## run A
Design bolt_exec, start of the top module:
module bolt_exec(
    input logic clk,
    input logic rst,  
    input logic [31:0] instr,  
    input logic [31:0] rs1,  
    input logic [31:0] rs2,  
    input logic [31:0] pc,  
    output logic [31:0] result,  
    output logic [31:0] next_pc,  
    output logic branch,  
    output logic reg_wr,  
    output logic mem_wr,  
    output logic mem_rd  
);
    logic cmem_wr, cbr, cmem_rd, creg_wr, cmem_reg, cop_b;
    logic [2:0] cop_a;
    logic [5:0] calu_op;
    logic i_type, r_type, s_type, sb_type, u_type, uj_type;
    logic [31:0] imm;
    logic cond;
    control u_control (
        .op_cc(instr[6:0]), .fun3_c(instr[14:12]), .fun7_c(instr[31:25]), .calu_br(cond),
        .cmem_wr(cmem_wr), .cbr(cbr), .cmem_rd(cmem_rd), .creg_wr(creg_wr), .cmem_reg(cmem_reg),
        .calu_op(calu_op), .cop_a(cop_a), .cop_b(cop_b),
        .i_type(i_type), .r_type(r_type), .s_type(s_type), .sb_type(sb_type), .u_type(u_type),
        .uj_type(uj_type)
    );
    imm_gen u_imm_gen (.instr(instr), .imm(imm));
    alu u_alu (
        .clk(clk), .rst(rst), .aop_a(rs1), .aop_b(rs2), .aimm(imm), .alu_op(calu_op), .apc(pc),
        .cond(cond), .branch(branch), .result(result)
    );
    ifu u_ifu (
        .ibranch(cbr), .i_typej(calu_op == 6'd39), .sb_type(sb_type), .uj_type(calu_op == 6'd40),
        .iop_a(rs1), .imm(imm), .pci(pc), .clk(clk), .rst(rst), .pc(next_pc)
    );
    always_ff @(posedge clk) begin
        if (rst == 1'b1)begin
            reg_wr <= 1'b0;
            mem_wr <= 1'b0;
            mem_rd <= 1'b0;
        end
        else begin
            reg_wr <= creg_wr;
            mem_wr <= cmem_wr;
            mem_rd <= cmem_rd;
        end
    end
endmodule
For scale: roughly 200 I/O pins, ~25000 um^2 of cells after synthesis.
==> flow/config.mk <==
export PLATFORM = sky130hd
export DESIGN_NAME = bolt_exec
export DESIGN_NICKNAME = bolt_exec
export VERILOG_FILES = /design/flow/design.v
export SDC_FILE = /design/flow/constraint.sdc
export NUM_CORES = 4
export LEC_CHECK = 0
export CAP_MARGIN = 20
export CORE_MARGIN = 2
export CORE_UTILIZATION = 50
export SETUP_SLACK_MARGIN = -0.46
export SLEW_MARGIN = 20
export TNS_END_PERCENT = 5
==> flow/constraint.sdc <==
create_clock -name core_clock -period 4.5 [get_ports {clk}]
set_input_delay 0.9000 -clock core_clock [delete_from_list [all_inputs] [get_ports {clk}]]
set_output_delay 0.9000 -clock core_clock [all_outputs]
set_load 0.01 [all_outputs]
run.sh (not shown) runs the stock make flow with config.mk's settings and CLKGATE_MAP_FILE=.
Run A never completed; the flow aborted with a tool error in 5_1_grt.
Edits applied to the flow inputs when going from run A to run B:
# run A
export LEC_CHECK = 0
export CAP_MARGIN = 20
export CORE_MARGIN = 2
export CORE_UTILIZATION = 50
export SETUP_SLACK_MARGIN = -0.46
export SLEW_MARGIN = 20
export TNS_END_PERCENT = 5
create_clock -name core_clock -period 4.5 [get_ports {clk}]
# run B
export LEC_CHECK = 0
export CAP_MARGIN = 20
export CORE_MARGIN = 2
export CORE_UTILIZATION = 52
export SETUP_SLACK_MARGIN = 0.5
export SLEW_MARGIN = 20
create_clock -name core_clock -period 6.72 [get_ports {clk}]
Results
Run B: GRT-0116 in 5_1_grt -> run aborted. Measured against run B, the post-placement cell count of run A comes out at 1.2 times the reference value. Diff run A -> run B: area after synthesis stayed essentially flat; clock sink total stayed essentially flat; width of the die fell by 1.9%. From run B to run A, net count after synthesis did not move at all. Summary: post-place setup slack, run B better than run A. Run B vs run A: die size down by a few percent. Summary of run B over run A: initial cell density of the core rose by 2.3 points; number of cells in Yosys stat stayed essentially flat.
--- input diff run B..run C ---
# run B
export LEC_CHECK = 0
export CAP_MARGIN = 20
export CORE_MARGIN = 2
export CORE_UTILIZATION = 52
export SETUP_SLACK_MARGIN = 0.5
export SLEW_MARGIN = 20
create_clock -name core_clock -period 6.72 [get_ports {clk}]
# run C
export LEC_CHECK = 0
export ABC_AREA = 1
export CAP_MARGIN = 20
export CORE_MARGIN = 2
export CORE_UTILIZATION = 72
export CTS_CLUSTER_SIZE = 100
export SETUP_SLACK_MARGIN = 0.5
export SLEW_MARGIN = 20
export TNS_END_PERCENT = 10
create_clock -name core_clock -period 3.78 [get_ports {clk}]
[summary]
Looking only at portion of netlist area occupied by mux cells, and setting everything else aside, the lower value of run B and run C goes to run C.
Run B → run C: XOR/XNOR share of the synthesized area went up 0.22 points; post-synthesis cell count moved up; average size of a mapped cell down about 20%; overall chip area down 30%.
Sequential-to-total area share from yosys stat (run C over run B): increase, 0.20 points
Sort run B and run C by floorplan utilization, ascending, and run B comes first.
Looking at number of placement rows, run C sits 16% below run B.
Run B → run C: area of the synthesized netlist per yosys stat lower; area after synthesis fell 3.5%.
Flow for run C halted at 3_5_place_dp, error code DPL-0038.
The flow ended early for run B: it failed with a tool error in 5_1_grt.
The following lists how run D was set up differently from run C:
# run C
export LEC_CHECK = 0
export ABC_AREA = 1
export CAP_MARGIN = 20
export CORE_MARGIN = 2
export CORE_UTILIZATION = 72
export CTS_CLUSTER_SIZE = 100
export SETUP_SLACK_MARGIN = 0.5
export SLEW_MARGIN = 20
export TNS_END_PERCENT = 10
create_clock -name core_clock -period 3.78 [get_ports {clk}]
# run D
export LEC_CHECK = 0
export CAP_MARGIN = 20
export CORE_MARGIN = 2
export CORE_UTILIZATION = 27
export SETUP_SLACK_MARGIN = 0.5
export SLEW_MARGIN = 20
create_clock -name core_clock -period 6.11 [get_ports {clk}]
### Flow results
- The flow did not stop early for run D: all stages ran, and the layout cleared the timing, design-rule and antenna checks.
- Run D: horizontal die size about 65% above run C
- Between run D and run C, it is run D whose sequential area share after synthesis is lower, by 0.20 points.
- Compared to run C, run D was floorplanned on a bigger die.
- Post-synth design cell area: run D vs run C up 3.6%

---

bolt_exec again, from the RTL that the note above started with.
==> flow/design.v (excerpt) <==
module bolt_exec(
    input logic clk,
    input logic rst,  
    input logic [31:0] instr,  
    input logic [31:0] rs1,  
    input logic [31:0] rs2,  
    input logic [31:0] pc,  
    output logic [31:0] result,  
    output logic [31:0] next_pc,  
    output logic branch,  
    output logic reg_wr,  
    output logic mem_wr,  
    output logic mem_rd  
);
Settings: LEC_CHECK=0, ABC_AREA=1, CAP_MARGIN=5, CORE_ASPECT_RATIO=0.5, CORE_MARGIN=9, CORE_UTILIZATION=50, CTS_CLUSTER_SIZE=74, GPL_TIMING_DRIVEN=0, MAX_ROUTING_LAYER=met5, SLEW_MARGIN=20, TNS_END_PERCENT=100; clock period 6.5 ns.
The first run reached the layout checks and failed them: negative setup slack.
Then changed:
==> flow/config.mk (replaced) <==
export PLATFORM = sky130hd
export DESIGN_NAME = bolt_exec
export DESIGN_NICKNAME = bolt_exec
export VERILOG_FILES = /design/flow/design.v
export SDC_FILE = /design/flow/constraint.sdc
export NUM_CORES = 4
export LEC_CHECK = 0
export CAP_MARGIN = 20
export CORE_MARGIN = 2
export CORE_UTILIZATION = 28
export SETUP_SLACK_MARGIN = 0.5
export SLEW_MARGIN = 20
==> flow/constraint.sdc (replaced) <==
create_clock -name core_clock -period 6.11 [get_ports {clk}]
set_input_delay 1.2220 -clock core_clock [delete_from_list [all_inputs] [get_ports {clk}]]
set_output_delay 1.2220 -clock core_clock [all_outputs]
set_load 0.01 [all_outputs]
Effect: With this change the flow produced a clean layout; combinational power grows by 33%; synthesized area grows by 3.6%; synthesized cell count shrinks by 18%; total power grows by 30%; first-iteration DRC count shrinks by 7.2%; register-to-register slack is worse by 1100 ps; clock skew is unchanged; routed wire length grows by 42%; global-route usage shrinks by 4.3 points; worst setup slack is better by 750 ps.
Then changed:
--- a/flow/config.mk
+++ b/flow/config.mk
@@ -8,5 +8,5 @@
 export CAP_MARGIN = 20
 export CORE_MARGIN = 2
-export CORE_UTILIZATION = 28
+export CORE_UTILIZATION = 50
 export SETUP_SLACK_MARGIN = 0.5
 export SLEW_MARGIN = 20
==> flow/constraint.sdc (replaced) <==
create_clock -name core_clock -period 5.64 [get_ports {clk}]
set_input_delay 1.1280 -clock core_clock [delete_from_list [all_inputs] [get_ports {clk}]]
set_output_delay 1.1280 -clock core_clock [all_outputs]
set_load 0.01 [all_outputs]
What happened:
- This time the run never finished: it broke off in global routing (5_1_grt)
- die area falls by well over a third
- area after synthesis is unchanged
- synthesized cell count does not change
Then changed:
--- a/flow/config.mk
+++ b/flow/config.mk
@@ -8,5 +8,6 @@
 export CAP_MARGIN = 20
 export CORE_MARGIN = 2
-export CORE_UTILIZATION = 50
-export SETUP_SLACK_MARGIN = 0.5
+export CORE_UTILIZATION = 40
+export SETUP_SLACK_MARGIN = 1.03
 export SLEW_MARGIN = 20
+export TNS_END_PERCENT = 5
==> flow/constraint.sdc (replaced) <==
create_clock -name core_clock -period 6.5 [get_ports {clk}]
set_input_delay 1.3000 -clock core_clock [delete_from_list [all_inputs] [get_ports {clk}]]
set_output_delay 1.3000 -clock core_clock [all_outputs]
set_load 0.01 [all_outputs]
The changed run ran to the end with no violations.
Synthesized cell count is unchanged.
Synthesized area stays the same.
Die area came out higher by 25%.
Power is estimated from default activity; no workload was simulated.
